File: design.v
module ALU (result, read_data_1, read_data_2, shmat, opcode, functioncode);
	input [31:0] read_data_1;
	input [31:0] read_data_2;
	input [4:0] shmat;
	input [5:0] opcode;
	input [5:0] functioncode;
	output reg [31:0] result;
	always @(*)
		begin
		result = 32'b0;
		if(opcode==6'b001000)						 
			result=read_data_1+read_data_2;
		else if(opcode==6'b001001)					 
			result=read_data_1+read_data_2;
		else if(opcode==6'b001100)					 
			result=read_data_1&read_data_2;
		else if(opcode==6'b001101)					 
			result=read_data_1|read_data_2;
		else if(opcode==6'b001010)					 
			result=($signed(read_data_1)<$signed(read_data_2)) ? 32'b1 : 32'b0;
		else if(opcode==6'b001011)					 
			result=(read_data_1<read_data_2) ? 32'b1 : 32'b0;
		else if(opcode==6'b100100 |opcode==6'b100101 |opcode==6'b110000 | opcode==6'b100011  
		| opcode==6'b101000 | opcode==6'b111000 | opcode==6'b101001 | opcode==6'b101011)	 
			result=read_data_1+read_data_2;
		else if(opcode==6'b000000)					 
			begin
			if(functioncode==6'b100000)  
				result=read_data_1+read_data_2;
			else if(functioncode==6'b100001)  
				result=read_data_1+read_data_2;
			else if(functioncode==6'b100100)  
				result=read_data_1 & read_data_2;
			else if(functioncode==6'b100101)  
				result=read_data_1 | read_data_2;
			else if(functioncode==6'b100111)  
				result=~(read_data_1 | read_data_2);
			else if(functioncode==6'b000000)  
				result=read_data_2 << shmat;
			else if(functioncode==6'b101010)  
				result=($signed(read_data_1)<$signed(read_data_2)) ? 32'b1 : 32'b0;
			else if(functioncode==6'b101011)	 
				result=(read_data_1<read_data_2) ? 32'b1 : 32'b0;
			else if(functioncode==6'b000011)	 
				result= $signed(read_data_2) >>> shmat;
			else if(functioncode==6'b000010)  
				result= read_data_2 >> shmat;
			else if(functioncode==6'b100010)  
				result=read_data_1-read_data_2;
			else if(functioncode==6'b100011)  
				result= read_data_1-read_data_2;
			end
		end
endmodule
module mips_registers ( read_data_1, read_data_2, write_data, read_reg_1, read_reg_2, write_reg, signal_reg_write, clk );
	output [31:0] read_data_1, read_data_2;
	input [31:0] write_data;
	input [4:0] read_reg_1, read_reg_2, write_reg;
	input signal_reg_write, clk;
	reg [31:0] registers [31:1];
	always @(posedge clk)
		if (signal_reg_write && write_reg != 5'd0)
			registers[write_reg] <= write_data;
	assign read_data_1 = (read_reg_1 == 5'd0) ? 32'b0 : registers[read_reg_1];
	assign read_data_2 = (read_reg_2 == 5'd0) ? 32'b0 : registers[read_reg_2];
endmodule
module mips_core (
	input         clk,
	input         rst,
	output [31:0] imem_addr,
	input  [31:0] imem_rdata,
	output [31:0] dmem_addr,
	output [31:0] dmem_wdata,
	output [3:0]  dmem_wmask,
	output        dmem_we,
	input  [31:0] dmem_rdata,
	output        wb_en,
	output [4:0]  wb_reg,
	output [31:0] wb_data
);
reg [31:0] PC;
wire [31:0] instruction = imem_rdata;
wire [31:0] read_data_1;
wire [31:0] read_data_2;
wire [31:0] ALU_result;
reg [31:0] ALU_mux;
reg [4:0] REG_dst_mux;
reg [31:0] REG_write_mux;
reg [31:0] MEM_result;
reg write_reg_signal;
reg write_mem_signal;
reg [3:0] mem_mask;
reg [31:0] next_PC;
wire [5:0] opcode = instruction[31:26];
wire [4:0] rs = instruction[25:21];
wire [4:0] rt = instruction[20:16];
wire [4:0] rd = instruction[15:11];
wire [4:0] shmat = instruction[10:6];
wire [5:0] functioncode = instruction[5:0];
wire [15:0] imm = instruction[15:0];
wire [25:0] adress = instruction[25:0];
wire [31:0] PC_plus4 = PC + 32'd4;
wire [31:0] branchadress = {{14{imm[15]}}, imm, 2'b00};
wire [31:0] jumpadress = {PC[31:28], adress, 2'b00};
mips_registers regblock(read_data_1, read_data_2, REG_write_mux, rs, rt, REG_dst_mux, write_reg_signal, clk);
ALU ALUblock(ALU_result, read_data_1, ALU_mux, shmat, opcode, functioncode);
always @(*)
begin
	REG_dst_mux = rt;
	write_reg_signal = 1'b1;
	write_mem_signal = 1'b0;
	mem_mask = 4'b1111;
	ALU_mux = read_data_2;
	REG_write_mux = ALU_result;
	next_PC = PC_plus4;
	if (opcode==6'b100100)           
		MEM_result = {24'b0, dmem_rdata[7:0]};
	else if (opcode==6'b100101)      
		MEM_result = {16'b0, dmem_rdata[15:0]};
	else                             
		MEM_result = dmem_rdata;
	if (opcode==6'b000000)           
		begin
		REG_dst_mux = rd;
		if (functioncode==6'b001000)   
			begin
			write_reg_signal = 1'b0;
			next_PC = read_data_1;
			end
		end
	else                             
		begin
		if (opcode==6'b000011)         
			REG_dst_mux = 5'b11111;
		if (opcode==6'b101000 | opcode==6'b101001 | opcode==6'b111000 | opcode==6'b101011)  
			begin
			write_mem_signal = 1'b1;
			write_reg_signal = 1'b0;
			if (opcode==6'b101000)       
				mem_mask = 4'b0001;
			else if (opcode==6'b101001)  
				mem_mask = 4'b0011;
			end
		else if (opcode==6'b000100 | opcode==6'b000101 | opcode==6'b000010)  
			write_reg_signal = 1'b0;
		if (opcode!=6'b001100 && opcode!=6'b001101)
			ALU_mux = {{16{imm[15]}}, imm};
		else
			ALU_mux = {16'b0, imm};
		if (opcode==6'b000011)         
			REG_write_mux = PC + 32'd8;
		else if (opcode==6'b100011 | opcode==6'b100100 | opcode==6'b100101 | opcode==6'b110000)  
			REG_write_mux = MEM_result;
		else if (opcode==6'b001111)    
			REG_write_mux = {imm, 16'b0};
		if (opcode==6'b000100 && read_data_1==read_data_2)        
			next_PC = PC_plus4 + branchadress;
		else if (opcode==6'b000101 && read_data_1!=read_data_2)   
			next_PC = PC_plus4 + branchadress;
		else if (opcode==6'b000010 | opcode==6'b000011)          
			next_PC = jumpadress;
		end
end
always @(posedge clk)
	if (rst)
		PC <= 32'b0;
	else
		PC <= next_PC;
assign imem_addr  = PC;
assign dmem_addr  = ALU_result;
assign dmem_wdata = read_data_2;
assign dmem_wmask = mem_mask;
assign dmem_we    = write_mem_signal;
assign wb_en      = write_reg_signal && (REG_dst_mux != 5'd0);
assign wb_reg     = REG_dst_mux;
assign wb_data    = REG_write_mux;
endmodule
File: config.mk
export PLATFORM = sky130hd
export DESIGN_NAME = mips_core
export DESIGN_NICKNAME = mips_core
export VERILOG_FILES = /design/flow/design.v
export SDC_FILE = /design/flow/constraint.sdc
export NUM_CORES = 4
export LEC_CHECK = 0
export CAP_MARGIN = 20
export CORE_MARGIN = 2
export CORE_UTILIZATION = 47
export CTS_CLUSTER_SIZE = 34
export SETUP_SLACK_MARGIN = 0.07
export SLEW_MARGIN = 20
File: run.sh
#!/bin/bash
# the make line also repeats each setting of config.mk as NAME=value (left out here)
make -C /OpenROAD-flow-scripts/flow DESIGN_CONFIG=/design/flow/config.mk WORK_HOME=/design/flow/orfs CLKGATE_MAP_FILE= finish
File: constraint.sdc
create_clock -name core_clock -period 6.56 [get_ports {clk}]
set_input_delay 1.3120 -clock core_clock [delete_from_list [all_inputs] [get_ports {clk}]]
set_output_delay 1.3120 -clock core_clock [all_outputs]
set_load 0.01 [all_outputs]
==> results of run 1 <==
==> per-stage QoR <==
stage | total power [mW] | std cells
after floorplan | 9.55 | 5338
after global placement | 12.0 | 8464
after detailed placement | 12.1 | 8465
after CTS | 18.5 | 8815
after global routing | 19.3 | 8889
final | 19.0 | 8893
==> layout make-up <==
| cell class | count | area share, % |
|---|---|---|
| Antenna cell | 5 | 0.0140 |
| Clock buffer | 129 | 3.10 |
| Clock inverter | 71 | 0.758 |
| Inverter | 143 | 0.620 |
| Multi-Input combinational cell | 3759 | 38.6 |
| Sequential cell | 1024 | 33.9 |
| Tap cell | 1768 | 2.47 |
| Timing Repair Buffer | 1994 | 20.5 |
==> layer usage <==
layer / up-vias / global-route usage, % / share of wire, %
li1: 24600 / - / -
met1: 30400 / 59.8 / 34
met2: 5402 / 72.0 / 42
met3: 1535 / 15.1 / 13
met4: 14 / 41.7 / 11
met5: - / 0 / 0.026
==> timing repair <==
action / CTS / global route
cloned: 11 / 1
gates resized: 778 / 263
setup buffers: 151 / 82
setup endpoints to repair: 835 / 485
pin swaps: 216 / 193
endpoints found under the hold margin: 0 / 0
hold buffers: 0 / 0
==> insert_results.sql, run 1 <==
-- physical implementation figures
INSERT INTO impl_metrics (metric_group, metric, value, unit) VALUES
('floorplanning', 'io_pins', '205', ''),
('flow_run', 'tool_warnings', '94', ''),
('logic_synthesis', 'synth.lib_cells_used.distinct', '113', ''),
('logic_synthesis', 'async_reset_ff_share', '0', '%'),
('final_timing', 'worstMarginPinSlew', '1.35', 'ns'),
('hold_path', 'whs_endpoint', 'PC[0]$_SDFFE_PP0P_', ''),
('logic_synthesis', 'synthesis.yosys.warnings', '3', ''),
('clock_network', 'clock_tree.buffer_depth', '3', ''),
('drt', 'initialDrtViolationCount', '10100', ''),
('setup_path', 'worstSetupStartpoint', 'imem_rdata[22]', ''),
('power_and_ir_drop', 'net-switching-power', '5.95', 'mW'),
('logic_synthesis', 'synthesis.instances', '5338', ''),
('power_and_ir_drop', 'power.ir.vdd_worst', '0.284', 'mV'),
('logic_synthesis', 'top_area_cell', 'edfxtp_1', ''),
('final_layout', 'fin_util', '67.0', '%'),
('setup_path', 'worst_r2r_startpoint', 'regblock.registers[29][0]$_DFFE_PP_', ''),
('flow_run', 'max_cap_violations', '0', ''),
('clock_network', 'cts_tree', 'yes', ''),
('drt', 'drt-vias-per-instance', '6.96', ''),
('grt', 'largest_net_degree_at_the_start_of_global_routing', '57', ''),
('outcome', 'causes_of_the_check_failure', 'setup timing', ''),
('floorplanning', 'die_w', '372', 'um'),
('power_and_ir_drop', 'power.density_cell_area', '211', 'nW/um2'),
('outcome', 'status', 'finished with violations', ''),
('placed_design', 'gp_congestion', '1.12', ''),
('logic_synthesis', 'share_of_synthesized_area_occupied_by_flip_flops_and_latches', '47.9', '%'),
('setup_path', 'critical_path_cell_count', '29', ''),
('hold_path', 'hold_path_depth', '2', ''),
('logic_synthesis', 'synthesis.area_per_instance', '11.9', 'um2'),
('setup_path', 'crit_path_max_incr_delay', '0.36', 'ns'),
('setup_path', 'cp.buffers_inverters', '12', ''),
('logic_synthesis', 'synth-main-ff-cell', 'edfxtp_1', ''),
('power_and_ir_drop', 'cell_internal_pwr', '13.0', 'mW'),
('grt', 'overflow', '0', ''),
('setup_path', 'timing.critical_path.from_type', 'primary input', ''),
('hold_path', 'hp-class', 'flop to flop', ''),
('logic_synthesis', 'yosys-top-cells-area', 'edfxtp_1 47%, mux4_2 10%, mux2i_1 6.5%', ''),
('floorplanning', 'floorplan.initialDensity', '47.4', '%'),
('final_timing', 'report.final.setup_viol', '64', ''),
('power_and_ir_drop', 'power.clock.fraction', '32.1', '%'),
('final_timing', 'hold_ws', '0.545', 'ns'),
('setup_path', 'critPathKind', 'primary input to output port', ''),
('setup_path', 'crit_path_max_fanout', '16', ''),
('placed_design', 'placed_cell_areas', '80300', 'um2'),
('setup_path', 'critical_path.top_delay_family', 'AND-OR/OR-AND gates', ''),
('logic_synthesis', 'yosys-top-cells-count', '992 x edfxtp_1, 421 x nor2_1, 411 x mux2i_1', ''),
('logic_synthesis', 'enable_flop_cells', '992', ''),
('final_timing', 'fmaxAchievable', '124', 'MHz'),
('placed_design', 'worst_slack_after_detailed_placement', '-2.87', 'ns'),
('logic_synthesis', 'synth.cellmix.adderShare', '2.60', '%'),
('setup_path', 'timing.rr.end', 'regblock.registers[2][22]$_DFFE_PP_', ''),
('final_timing', 'final_critical_path_setup_slack', '-1.50', 'ns'),
('setup_path', 'worstSetupEndpoint', 'wb_data[24]', ''),
('logic_synthesis', 'ff_latch_count_synth', '1024', ''),
('floorplanning', 'die_area', '138000', 'um2'),
('final_timing', 'setup-tns-final', '-70.20', 'ns'),
('drt', 'detail_route.first_pass.iterations', '7', ''),
('logic_synthesis', 'mappedNetlistNets', '5534', ''),
('final_timing', 'final_setup_skew', '0.104', 'ns'),
('grt', 'global_route.usage.total', '49.4', '%'),
('final_timing', 'timing.final.max_slew_violations', '0', ''),
('logic_synthesis', 'post_synth_main_logic_family', 'multiplexers', ''),
('clock_network', 'clk_pin_slew_worst_paths', '0.06', 'ns'),
('floorplanning', 'die_h', '372', 'um'),
('hold_path', 'hold_start', 'PC[0]$_SDFFE_PP0P_', ''),
('power_and_ir_drop', 'comb_power_share', '29.1', '%'),
('logic_synthesis', 'post_synthesis_share_of_cell_area_spent_on_xor_and_xnor_gates', '2.21', '%'),
('grt', 'grt_antenna_before_repair', '15', ''),
('logic_synthesis', 'synthSimpleGateAreaFrac', '8.54', '%'),
('logic_synthesis', 'synthMostInstantiatedCell', 'edfxtp_1', ''),
('drt', 'routed_wire_length_per_instance', '39.2', 'um');
==> inputs of run 2 (changes only) <==
CORE_UTILIZATION = 72   (was 47)
CTS_CLUSTER_SIZE = not set   (was 34)
PLACE_DENSITY = 0.6   (was not set)
SETUP_SLACK_MARGIN = 0.2   (was 0.07)
clock period = 10.5 ns   (was 6.56 ns; I/O delays follow)
==> run 2 against run 1 <==
  * The run now fails in global routing (5_1_grt)
  * Synthesized cell count unchanged
  * Synthesized area stayed put
  * Die size shrank 34%
==> insert_results.sql, run 2 <==
-- implementation run metrics
INSERT INTO impl_metrics (metric_group, metric, value, unit) VALUES
('logic_synthesis', 'synthSimpleGateAreaFrac', '8.54', '%'),
('logic_synthesis', 'share_of_synthesized_area_occupied_by_flip_flops_and_latches', '47.9', '%'),
('placed_design', 'gp_congestion', '1.33', ''),
('logic_synthesis', 'async_reset_ff_share', '0', '%'),
('clock_network', 'clock-root-buffer', 'clkbuf_16', ''),
('logic_synthesis', 'synthMostInstantiatedCell', 'edfxtp_1', ''),
('logic_synthesis', 'synthesis.area_per_instance', '11.9', 'um2'),
('floorplanning', 'die_area', '90600', 'um2'),
('outcome', 'status', 'stopped before the end', ''),
('clock_network', 'cts.sink_count', '1024', ''),
('logic_synthesis', 'mappedNetlistArea', '63500', 'um2'),
('outcome', 'stop_error', '[ERROR GRT-0116] Global routing finished with congestion. Check the congestion regions in the DRC Viewer.', ''),
('logic_synthesis', 'compound_area_share', '16.5', '%'),
('logic_synthesis', 'top_area_cell', 'edfxtp_1', ''),
('floorplanning', 'floorplan.initialDensity', '72.9', '%'),
('grt', 'global_route.usage.total', '88.8', '%'),
('logic_synthesis', 'ys_area', '63500', 'um2'),
('placed_design', 'place.detailed.hpwl', '206000', 'um'),
('floorplanning', 'die_h', '301', 'um'),
('logic_synthesis', 'muxShareOfSynthArea', '18.2', '%'),
('logic_synthesis', 'yosys-top-cells-count', '992 x edfxtp_1, 421 x nor2_1, 411 x mux2i_1', ''),
('logic_synthesis', 'synth-main-ff-cell', 'edfxtp_1', ''),
('clock_network', 'clock_tree.buffer_depth', '3', ''),
('logic_synthesis', 'synth_largest_type_area_fraction', '46.9', '%'),
('logic_synthesis', 'synth.cellmix.adderShare', '2.60', '%'),
('logic_synthesis', 'yosys-top-cells-area', 'edfxtp_1 47%, mux4_2 10%, mux2i_1 6.5%', ''),
('logic_synthesis', 'synth.lib_cells_used.distinct', '113', ''),
('outcome', 'outcome.stop_stage', 'global routing (5_1_grt)', ''),
('clock_network', 'h_tree_depth', '3', ''),
('floorplanning', 'io_pins', '205', ''),
('floorplanning', 'die_w', '301', 'um'),
('logic_synthesis', 'post_synth_main_logic_family', 'multiplexers', ''),
('logic_synthesis', 'synthesis.instances', '5338', ''),
('logic_synthesis', 'ff_latch_count_synth', '1024', ''),
('logic_synthesis', 'mappedNetlistNets', '5534', ''),
('floorplanning', 'row_count', '108', ''),
('placed_design', 'placed_cell_areas', '70200', 'um2'),
('placed_design', 'place.port_buffers', '203', ''),
('clock_network', 'tritoncts.num_buffers', '99', ''),
('floorplanning', 'core', '87000', 'um2'),
('grt', 'overflow', '654', ''),
('logic_synthesis', 'post_synthesis_share_of_cell_area_spent_on_xor_and_xnor_gates', '2.21', '%'),
('logic_synthesis', 'synthesis.yosys.warnings', '3', ''),
('logic_synthesis', 'enable_flop_cells', '992', ''),
('logic_synthesis', 'yosys_cells', '5338', '');
## run 2: per-stage QoR
| stage | cells | hold slack [ns] | setup WS, ns | power (mW) | TNS, ns |
|---|---|---|---|---|---|
| after detailed placement | 6865 | 0.518 | -0.748 | 6.93 | -6.02 |
| after floorplan | 5338 | 0.505 | 0.283 | 5.88 | 0 |
| after CTS | 7050 | 0.526 | 0.115 | 10.7 | 0 |
| after global placement | 6863 | 0.517 | -0.467 | 6.86 | -2.56 |
## run 2: what timing repair did
| action | CTS |
|---|---|
| gates cloned | 2 |
| pin swaps | 5 |
| gates resized | 78 |
| buffers inserted | 4 |
| hold buffers | 0 |
| setup endpoints to repair | 39 |
## run 2: routing by layer
| layer | overflow | track usage, % |
|---|---|---|
| met4 | 250 | 88.5 |
| met5 | 5 | 63.1 |
| met2 | 310 | 97.3 |
| met3 | 54 | 81.9 |
| met1 | 35 | 88.5 |
==> inputs of run 3 (changes only) <==
ABC_AREA = 1   (was not set)
CORE_UTILIZATION = 70   (was 72)
CTS_CLUSTER_DIAMETER = 338   (was not set)
CTS_CLUSTER_SIZE = 21   (was not set)
clock period = 6.0 ns   (was 10.5 ns; I/O delays follow)
==> run 3 against run 2 <==
  * The flow again stops in global routing (5_1_grt)
  * Synthesized cell count increased by 64%
  * Die size grew 7.7%
  * Synthesized area up 4.8%
==> insert_results.sql, run 3 <==
-- implementation run metrics
INSERT INTO impl_metrics (metric_group, metric, value, unit) VALUES
('logic_synthesis', 'post_synthesis_share_of_cell_area_spent_on_xor_and_xnor_gates', '1.49', '%'),
('logic_synthesis', 'yosys-top-cells-area', 'edfxtp_1 45%, nand2_1 12%, o21ai_0 7.4%', ''),
('logic_synthesis', 'compound_area_share', '15.4', '%'),
('floorplanning', 'io_pins', '205', ''),
('outcome', 'stop_error', '[ERROR GRT-0232] Routing congestion too high. Check the congestion heatmap in the GUI.', ''),
('logic_synthesis', 'synthesis.area_per_instance', '7.59', 'um2'),
('floorplanning', 'die_area', '97500', 'um2'),
('logic_synthesis', 'synth_largest_type_area_fraction', '44.8', '%'),
('clock_network', 'cts-hold-fix-buffers', '0', ''),
('outcome', 'outcome.stop_stage', 'global routing (5_1_grt)', ''),
('floorplanning', 'floorplan.initialDensity', '70.3', '%'),
('logic_synthesis', 'yosys_cells', '8761', ''),
('logic_synthesis', 'mappedNetlistArea', '66500', 'um2'),
('placed_design', 'gp_congestion', '1.27', ''),
('placed_design', 'place.port_buffers', '203', ''),
('clock_network', 'h_tree_depth', '2', ''),
('floorplanning', 'row_count', '113', ''),
('logic_synthesis', 'synth.cellmix.adderShare', '2.48', '%'),
('clock_network', 'clock-root-buffer', 'clkbuf_16', ''),
('placed_design', 'worst_slack_after_detailed_placement', '-2.02', 'ns'),
('logic_synthesis', 'enable_flop_cells', '992', ''),
('outcome', 'status', 'stopped before the end', ''),
('logic_synthesis', 'share_of_synthesized_area_occupied_by_flip_flops_and_latches', '45.7', '%'),
('logic_synthesis', 'top_area_cell', 'edfxtp_1', ''),
('logic_synthesis', 'synthesis.yosys.warnings', '3', ''),
('logic_synthesis', 'async_reset_ff_share', '0', '%'),
('logic_synthesis', 'yosys-top-cells-count', '2201 x nand2_1, 1121 x nor2_1, 992 x edfxtp_1', ''),
('clock_network', 'tritoncts.num_buffers', '54', ''),
('floorplanning', 'die_w', '312', 'um'),
('grt', 'overflow', '532', ''),
('logic_synthesis', 'synth.lib_cells_used.distinct', '63', ''),
('logic_synthesis', 'synth-main-ff-cell', 'edfxtp_1', ''),
('placed_design', 'place.detailed.hpwl', '208000', 'um'),
('logic_synthesis', 'mappedNetlistNets', '8957', ''),
('logic_synthesis', 'muxShareOfSynthArea', '0.0451', '%'),
('logic_synthesis', 'synthSimpleGateAreaFrac', '26.9', '%'),
('floorplanning', 'core', '94600', 'um2'),
('clock_network', 'clock_tree.buffer_depth', '3', ''),
('logic_synthesis', 'ff_latch_count_synth', '1024', ''),
('logic_synthesis', 'synthesis.instances', '8761', ''),
('grt', 'global_route.usage.total', '80.0', '%'),
('floorplanning', 'die_h', '312', 'um'),
('logic_synthesis', 'ys_area', '66500', 'um2'),
('logic_synthesis', 'synthMostInstantiatedCell', 'nand2_1', ''),
('clock_network', 'cts.sink_count', '1024', ''),
('logic_synthesis', 'post_synth_main_logic_family', 'simple AND/OR/NAND/NOR gates', '');
run 3: what timing repair did:
action,in CTS
setup buffers,96
pin swaps,116
resized,649
setup endpoints to repair,552
gates cloned,29
run 3: routing by layer:
metal | track usage [%] | GRT overflow
met1 | 82.5 | 8
met2 | 94.1 | 310
met3 | 67.4 | 15
met4 | 73.8 | 194
met5 | 37.0 | 5
run 3: stage by stage:
step                cells  area (um2)  power (mW)  TNS (ns)
global placement    10900       78600        12.8   -434.96
floorplan            8761       67400        10.6     -2.12
CTS                 11100       83300        17.1    -50.07
detailed placement  10900       78600        12.9   -524.06
==> inputs of run 4 (changes only) <==
ABC_AREA = not set   (was 1)
CAP_MARGIN = 0   (was 20)
CELL_PAD_IN_SITES_GLOBAL_PLACEMENT = 0   (was not set)
CORE_ASPECT_RATIO = 1.32   (was not set)
CORE_UTILIZATION = 40   (was 70)
CTS_CLUSTER_DIAMETER = not set   (was 338)
CTS_CLUSTER_SIZE = not set   (was 21)
HOLD_SLACK_MARGIN = 0.02   (was not set)
MAX_ROUTING_LAYER = met4   (was not set)
clock period = 12.0 ns   (was 6.0 ns; I/O delays follow)
==> run 4 against run 3 <==
  * The run now finishes clean
  * Synthesized cell count decreased by 39%
  * Synthesized area down 4.6%
  * Die size rose by 66%
==> insert_results.sql, run 4 <==
-- physical implementation figures
INSERT INTO impl_metrics (metric_group, metric, value, unit) VALUES
('floorplanning', 'die_w', '351', 'um'),
('placed_design', 'placed_cell_areas', '71100', 'um2'),
('logic_synthesis', 'post_synth_main_logic_family', 'multiplexers', ''),
('power_and_ir_drop', 'pg_clk', '3.24', 'mW'),
('clock_network', 'clk_pin_slew_worst_paths', '0.07', 'ns'),
('setup_path', 'critical_path_required', '9.60', 'ns'),
('logic_synthesis', 'synthMostInstantiatedCell', 'edfxtp_1', ''),
('setup_path', 'worst_r2r_path_depth', '21', ''),
('setup_path', 'critical_path.top_delay_family', 'AND-OR/OR-AND gates', ''),
('clock_network', 'clock_tree.buffer_depth', '3', ''),
('logic_synthesis', 'synth.lib_cells_used.distinct', '113', ''),
('floorplanning', 'floorplan.initialDensity', '40.1', '%'),
('drt', 'drt-vias-per-instance', '6.92', ''),
('setup_path', 'critical_path_cell_count', '22', ''),
('grt', 'grt_first_pass_wirelength', '449000', 'um'),
('logic_synthesis', 'mappedNetlistArea', '63500', 'um2'),
('clock_network', 'h_tree_depth', '3', ''),
('drt', 'initialDrtViolationCount', '6979', ''),
('logic_synthesis', 'top_area_cell', 'edfxtp_1', ''),
('final_timing', 'worst_slew_margin_rel', '7.76', '%'),
('clock_network', 'cts-hold-fix-buffers', '0', ''),
('final_timing', 'fmaxAchievable', '85.6', 'MHz'),
('logic_synthesis', 'synthesis.instances', '5338', ''),
('final_layout', 'filler_cell_count', '14300', ''),
('clock_network', 'cts_tree', 'yes', ''),
('setup_path', 'crit_path_max_fanout', '22', ''),
('final_layout', 'fin_util', '47.1', '%'),
('placed_design', 'worst_slack_after_detailed_placement', '-0.227', 'ns'),
('power_and_ir_drop', 'sequentialPowerShare', '42.6', '%'),
('logic_synthesis', 'ys_area', '63500', 'um2'),
('placed_design', 'place_inst', '7802', ''),
('logic_synthesis', 'yosys-top-cells-count', '992 x edfxtp_1, 421 x nor2_1, 411 x mux2i_1', ''),
('final_timing', 'final_critical_path_setup_slack', '0.317', 'ns'),
('logic_synthesis', 'share_of_synthesized_area_occupied_by_flip_flops_and_latches', '47.9', '%'),
('final_layout', 'final_area', '74600', 'um2'),
('logic_synthesis', 'synth_largest_type_area_fraction', '46.9', '%'),
('grt', 'global_route.usage.total', '42.0', '%'),
('clock_network', 'insertion_delay', '0.78', 'ns'),
('drt', 'postRouteAntennaNets', '0', ''),
('placed_design', 'gp_congestion', '1.12', ''),
('flow_run', 'tool_warnings', '92', ''),
('logic_synthesis', 'synth-main-ff-cell', 'edfxtp_1', ''),
('grt', 'largest_net_degree_at_the_start_of_global_routing', '59', ''),
('final_timing', 'final_setup_skew', '0.0674', 'ns'),
('logic_synthesis', 'synthSimpleGateAreaFrac', '8.54', '%'),
('power_and_ir_drop', 'power.clock.fraction', '34.2', '%'),
('final_layout', 'final_net_count', '5977', ''),
('logic_synthesis', 'post_synthesis_share_of_cell_area_spent_on_xor_and_xnor_gates', '2.21', '%'),
('power_and_ir_drop', 'comb_power', '2.19', 'mW'),
('power_and_ir_drop', 'p_total', '9.45', 'mW'),
('final_timing', 'unrepaired_setup_endpoints_after_global_routing', 'false', ''),
('final_timing', 'post-route-period-util', '97.4', '%'),
('hold_path', 'hold_path_depth', '2', ''),
('grt', 'overflow', '0', ''),
('setup_path', 'critPathKind', 'primary input to output port', ''),
('floorplanning', 'core', '158000', 'um2'),
('drt', 'drcViolationCount', '0', ''),
('setup_path', 'crit_path_cell_trace', 'buf_2 -> buf_12 -> and2b_2 -> a2111oi_2 -> a211oi_2 -> a21oi_2 -> inv_1 -> ha_1 -> fa_1 -> a21o_1 -> a21oi_1 -> nor3_1 -> nand4bb_1 -> nand2_1 -> xnor2_1 -> a21oi_1 -> nor3_1 -> a221o_1 -> o22ai_2 -> a221oi_1 -> a21oi_2 -> clkdlybuf4s50_1', ''),
('logic_synthesis', 'mappedNetlistNets', '5534', ''),
('flow_run', 'max_cap_violations', '0', ''),
('clock_network', 'cts.sink_count', '1024', ''),
('setup_path', 'timing.rr.end', 'regblock.registers[15][12]$_DFFE_PP_', ''),
('floorplanning', 'die_area', '162000', 'um2'),
('logic_synthesis', 'ff_latch_count_synth', '1024', ''),
('power_and_ir_drop', 'dominant_power_group', 'sequential cells', ''),
('final_timing', 'setup-tns-final', '0', 'ns'),
('setup_path', 'worst_ep_arrival_time', '9.28', 'ns'),
('grt', 'vias_in_the_first_global_route', '53200', ''),
('final_layout', 'synth_to_final_area_change', '17.5', '%'),
('final_layout', 'final_cell_count_no_fill', '8007', ''),
('final_timing', 'hold_viol_final', '0', ''),
('hold_path', 'hp-class', 'flop to flop', ''),
('final_timing', 'timing.final.max_slew_violations', '0', ''),
('clock_network', 'clock-root-buffer', 'clkbuf_16', ''),
('floorplanning', 'die_h', '462', 'um'),
('setup_path', 'crit_path_max_incr_delay', '0.65', 'ns'),
('logic_synthesis', 'enable_flop_cells', '992', ''),
('power_and_ir_drop', 'net-switching-power', '2.93', 'mW'),
('floorplanning', 'io_pins', '205', ''),
('power_and_ir_drop', 'cell_internal_pwr', '6.52', 'mW'),
('final_timing', 'final_period_minus_worst_setup_slack', '11.68', 'ns'),
('power_and_ir_drop', 'seq-power', '4.03', 'mW'),
('setup_path', 'r2r_slack', '5.07', 'ns'),
('grt', 'grt_antenna_before_repair', '12', ''),
('drt', 'routed_wire_length_per_instance', '42.0', 'um'),
('logic_synthesis', 'yosys-top-cells-area', 'edfxtp_1 47%, mux4_2 10%, mux2i_1 6.5%', ''),
('setup_path', 'worst_setup_end_kind', 'output port', ''),
('logic_synthesis', 'synth.cellmix.adderShare', '2.60', '%'),
('logic_synthesis', 'synthesis.area_per_instance', '11.9', 'um2'),
('power_and_ir_drop', 'leakagePower', '27.1', 'nW'),
('setup_path', 'timing.critical_path.from_type', 'primary input', ''),
('logic_synthesis', 'yosys_cells', '5338', ''),
('final_timing', 'worstMarginPinSlew', '1.38', 'ns'),
('hold_path', 'hold_start', 'PC[0]$_SDFFE_PP0P_', ''),
('drt', 'routed_vias', '55400', ''),
('logic_synthesis', 'async_reset_ff_share', '0', '%'),
('hold_path', 'whs_endpoint', 'PC[0]$_SDFFE_PP0P_', ''),
('setup_path', 'cp.buffers_inverters', '4', ''),
('logic_synthesis', 'compound_area_share', '16.5', '%'),
('power_and_ir_drop', 'power.switching_fraction', '31.0', '%'),
('final_timing', 'report.final.setup_viol', '0', ''),
('power_and_ir_drop', 'comb_power_share', '23.1', '%'),
('setup_path', 'worstSetupStartpoint', 'imem_rdata[19]', ''),
('setup_path', 'worstSetupEndpoint', 'wb_data[12]', ''),
('outcome', 'status', 'timing/DRC/antenna clean', ''),
('drt', 'detail_route.first_pass.iterations', '5', ''),
('drt', 'drt_wl_total', '336000', 'um'),
('placed_design', 'place.detailed.hpwl', '246000', 'um'),
('power_and_ir_drop', 'power.ir.vdd_worst', '0.112', 'mV'),
('logic_synthesis', 'synthesis.yosys.warnings', '3', ''),
('power_and_ir_drop', 'power.density_cell_area', '127', 'nW/um2'),
('logic_synthesis', 'muxShareOfSynthArea', '18.2', '%'),
('floorplanning', 'row_count', '168', ''),
('final_timing', 'hold_ws', '0.596', 'ns'),
('setup_path', 'worst_r2r_startpoint', 'regblock.registers[31][0]$_DFFE_PP_', ''),
('clock_network', 'tritoncts.num_buffers', '100', ''),
('placed_design', 'place.port_buffers', '203', ''),
('setup_path', 'crit_slowest_cell', 'clkdlybuf4s50_1', '');
-- run 4: metal layers --
layer | vias up | share of wire (%) | track usage (%)
met5 | - | 0 | -
met4 | 0 | 10 | 34.7
met3 | 1179 | 9.7 | 8.83
met2 | 3961 | 46 | 65.0
met1 | 28300 | 34 | 46.8
li1 | 22000 | - | -
-- run 4: final cells by class --
cell class | count | area, um2 | area share [%]
Antenna cell | 19 | 47.5 | 0.0637
Clock buffer | 115 | 2580 | 3.46
Clock inverter | 69 | 743 | 0.996
Inverter | 143 | 537 | 0.719
Multi-Input combinational cell | 3759 | 31000 | 41.6
Sequential cell | 1024 | 30400 | 40.8
Tap cell | 2125 | 2660 | 3.56
Timing Repair Buffer | 753 | 6580 | 8.82
-- run 4: timing repair --
action / 4_1_cts / 5_1_grt
buffers inserted: 0 / 2
gates resized: 8 / 18
setup endpoints to repair: 2 / 13
==> inputs of run 5 (changes only) <==
ABC_AREA = 0   (was not set)
CAP_MARGIN = 40   (was 0)
CELL_PAD_IN_SITES_DETAIL_PLACEMENT = 0   (was not set)
CELL_PAD_IN_SITES_GLOBAL_PLACEMENT = 3   (was 0)
CORE_ASPECT_RATIO = not set   (was 1.32)
CORE_MARGIN = 3   (was 2)
CTS_CLUSTER_DIAMETER = 62   (was not set)
CTS_CLUSTER_SIZE = 78   (was not set)
GPL_ROUTABILITY_DRIVEN = 0   (was not set)
GPL_TIMING_DRIVEN = 1   (was not set)
HOLD_SLACK_MARGIN = -0.04   (was 0.02)
MIN_ROUTING_LAYER = met2   (was not set)
PLACE_DENSITY = not set   (was 0.6)
SETUP_SLACK_MARGIN = not set   (was 0.2)
clock period = 12.9 ns   (was 12.0 ns; I/O delays follow)
==> run 5 against run 4 <==
  * The flow now stops in global routing (5_1_grt)
  * Die size up 0.98%
  * Synthesized cell count did not move
  * Synthesized area unchanged
==> insert_results.sql, run 5 <==
-- implementation run metrics
INSERT INTO impl_metrics (metric_group, metric, value, unit) VALUES
('outcome', 'status', 'stopped before the end', ''),
('outcome', 'outcome.stop_stage', 'global routing (5_1_grt)', ''),
('outcome', 'stop_error', '[ERROR GRT-0116] Global routing finished with congestion. Check the congestion regions in the DRC Viewer.', ''),
('logic_synthesis', 'post_synthesis_share_of_cell_area_spent_on_xor_and_xnor_gates', '2.21', '%'),
('clock_network', 'cts_repair_resize_count', '0', ''),
('logic_synthesis', 'synthSimpleGateAreaFrac', '8.54', '%'),
('logic_synthesis', 'synth-main-ff-cell', 'edfxtp_1', ''),
('floorplanning', 'die_area', '164000', 'um2'),
('floorplanning', 'io_pins', '205', ''),
('clock_network', 'clock_tree.buffer_depth', '3', ''),
('logic_synthesis', 'synthMostInstantiatedCell', 'edfxtp_1', ''),
('logic_synthesis', 'synth.cellmix.adderShare', '2.60', '%'),
('logic_synthesis', 'compound_area_share', '16.5', '%'),
('grt', 'global_route.usage.total', '66.8', '%'),
('logic_synthesis', 'mappedNetlistNets', '5534', ''),
('logic_synthesis', 'yosys_cells', '5338', ''),
('placed_design', 'placed_cell_areas', '70300', 'um2'),
('clock_network', 'tritoncts.num_buffers', '89', ''),
('logic_synthesis', 'muxShareOfSynthArea', '18.2', '%'),
('logic_synthesis', 'synthesis.instances', '5338', ''),
('logic_synthesis', 'synthesis.yosys.warnings', '3', ''),
('logic_synthesis', 'ys_area', '63500', 'um2'),
('logic_synthesis', 'synth_largest_type_area_fraction', '46.9', '%'),
('logic_synthesis', 'yosys-top-cells-area', 'edfxtp_1 47%, mux4_2 10%, mux2i_1 6.5%', ''),
('logic_synthesis', 'synthesis.area_per_instance', '11.9', 'um2'),
('placed_design', 'worst_slack_after_detailed_placement', '0.301', 'ns'),
('floorplanning', 'die_w', '404', 'um'),
('logic_synthesis', 'mappedNetlistArea', '63500', 'um2'),
('logic_synthesis', 'async_reset_ff_share', '0', '%'),
('logic_synthesis', 'share_of_synthesized_area_occupied_by_flip_flops_and_latches', '47.9', '%'),
('logic_synthesis', 'post_synth_main_logic_family', 'multiplexers', ''),
('clock_network', 'post-cts-setup-buffers', '0', ''),
('logic_synthesis', 'enable_flop_cells', '992', ''),
('logic_synthesis', 'synth.lib_cells_used.distinct', '113', ''),
('clock_network', 'clock-root-buffer', 'clkbuf_16', ''),
('clock_network', 'h_tree_depth', '3', ''),
('placed_design', 'place.port_buffers', '203', ''),
('floorplanning', 'core', '157000', 'um2'),
('logic_synthesis', 'yosys-top-cells-count', '992 x edfxtp_1, 421 x nor2_1, 411 x mux2i_1', ''),
('floorplanning', 'floorplan.initialDensity', '40.5', '%'),
('logic_synthesis', 'ff_latch_count_synth', '1024', ''),
('floorplanning', 'die_h', '404', 'um'),
('placed_design', 'place.detailed.hpwl', '236000', 'um'),
('placed_design', 'place_inst', '7624', ''),
('clock_network', 'cts.sink_count', '1024', ''),
('logic_synthesis', 'top_area_cell', 'edfxtp_1', ''),
('floorplanning', 'row_count', '145', ''),
('clock_network', 'cts-hold-fix-buffers', '0', ''),
('grt', 'overflow', '5', '');
## run 5: routing by layer
layer / global-route usage [%] / GRT overflow
met1: - / -
met5: - / -
met4: 37.7 / 0
met3: 76.8 / 5
met2: 72.7 / 0
==> inputs of run 6 (changes only) <==
ABC_AREA = not set   (was 0)
CAP_MARGIN = 0   (was 40)
CELL_PAD_IN_SITES_GLOBAL_PLACEMENT = not set   (was 3)
CORE_MARGIN = 2   (was 3)
CORE_UTILIZATION = 72   (was 40)
CTS_CLUSTER_DIAMETER = 54   (was 62)
CTS_CLUSTER_SIZE = 75   (was 78)
GPL_ROUTABILITY_DRIVEN = 1   (was 0)
GPL_TIMING_DRIVEN = not set   (was 1)
HOLD_SLACK_MARGIN = -0.07   (was -0.04)
MAX_ROUTING_LAYER = not set   (was met4)
MIN_ROUTING_LAYER = met1   (was met2)
PLACE_DENSITY = 0.35   (was not set)
SETUP_SLACK_MARGIN = 1.2   (was not set)
SLEW_MARGIN = 25   (was 20)
clock period = 4.22 ns   (was 12.9 ns; I/O delays follow)
==> run 6 against run 5 <==
  * The flow stops in clock tree synthesis (4_1_cts)
  * Die size is 45% lower
  * Synthesized cell count stayed put
  * Synthesized area unchanged
==> insert_results.sql, run 6 <==
-- implementation run metrics
INSERT INTO impl_metrics (metric_group, metric, value, unit) VALUES
('outcome', 'status', 'stopped before the end', ''),
('outcome', 'outcome.stop_stage', 'clock tree synthesis (4_1_cts)', ''),
('outcome', 'stop_error', '[ERROR DPL-0033] detailed placement checks failed during check placement.', ''),
('logic_synthesis', 'ys_area', '63500', 'um2'),
('logic_synthesis', 'synthesis.yosys.warnings', '3', ''),
('logic_synthesis', 'share_of_synthesized_area_occupied_by_flip_flops_and_latches', '47.9', '%'),
('logic_synthesis', 'synthMostInstantiatedCell', 'edfxtp_1', ''),
('placed_design', 'place.port_buffers', '203', ''),
('floorplanning', 'die_h', '301', 'um'),
('floorplanning', 'io_pins', '205', ''),
('logic_synthesis', 'synth_largest_type_area_fraction', '46.9', '%'),
('floorplanning', 'core', '87000', 'um2'),
('logic_synthesis', 'yosys-top-cells-count', '992 x edfxtp_1, 421 x nor2_1, 411 x mux2i_1', ''),
('placed_design', 'placed_cell_areas', '78400', 'um2'),
('logic_synthesis', 'mappedNetlistArea', '63500', 'um2'),
('placed_design', 'gp_congestion', '1.48', ''),
('logic_synthesis', 'mappedNetlistNets', '5534', ''),
('logic_synthesis', 'synthesis.area_per_instance', '11.9', 'um2'),
('logic_synthesis', 'async_reset_ff_share', '0', '%'),
('floorplanning', 'floorplan.initialDensity', '72.9', '%'),
('placed_design', 'place.detailed.hpwl', '226000', 'um'),
('logic_synthesis', 'synth-main-ff-cell', 'edfxtp_1', ''),
('logic_synthesis', 'yosys_cells', '5338', ''),
('logic_synthesis', 'synthesis.instances', '5338', ''),
('logic_synthesis', 'compound_area_share', '16.5', '%'),
('logic_synthesis', 'muxShareOfSynthArea', '18.2', '%'),
('floorplanning', 'row_count', '108', ''),
('logic_synthesis', 'top_area_cell', 'edfxtp_1', ''),
('logic_synthesis', 'yosys-top-cells-area', 'edfxtp_1 47%, mux4_2 10%, mux2i_1 6.5%', ''),
('logic_synthesis', 'synth.lib_cells_used.distinct', '113', ''),
('logic_synthesis', 'synthSimpleGateAreaFrac', '8.54', '%'),
('logic_synthesis', 'enable_flop_cells', '992', ''),
('logic_synthesis', 'synth.cellmix.adderShare', '2.60', '%'),
('floorplanning', 'die_area', '90600', 'um2'),
('floorplanning', 'die_w', '301', 'um'),
('logic_synthesis', 'post_synthesis_share_of_cell_area_spent_on_xor_and_xnor_gates', '2.21', '%'),
('logic_synthesis', 'ff_latch_count_synth', '1024', ''),
('logic_synthesis', 'post_synth_main_logic_family', 'multiplexers', '');
run 6: through the flow:
step | std cells | setup TNS, ns | worst slack, ns | util (%)
2_1_floorplan | 5338 | -2118.21 | -2.32 | -
3_3_place_gp | 7777 | -2566.92 | -3.72 | 90.1
3_5_place_dp | 7778 | -2923.82 | -3.91 | 90.1
Power is estimated from default activity; no workload was simulated.
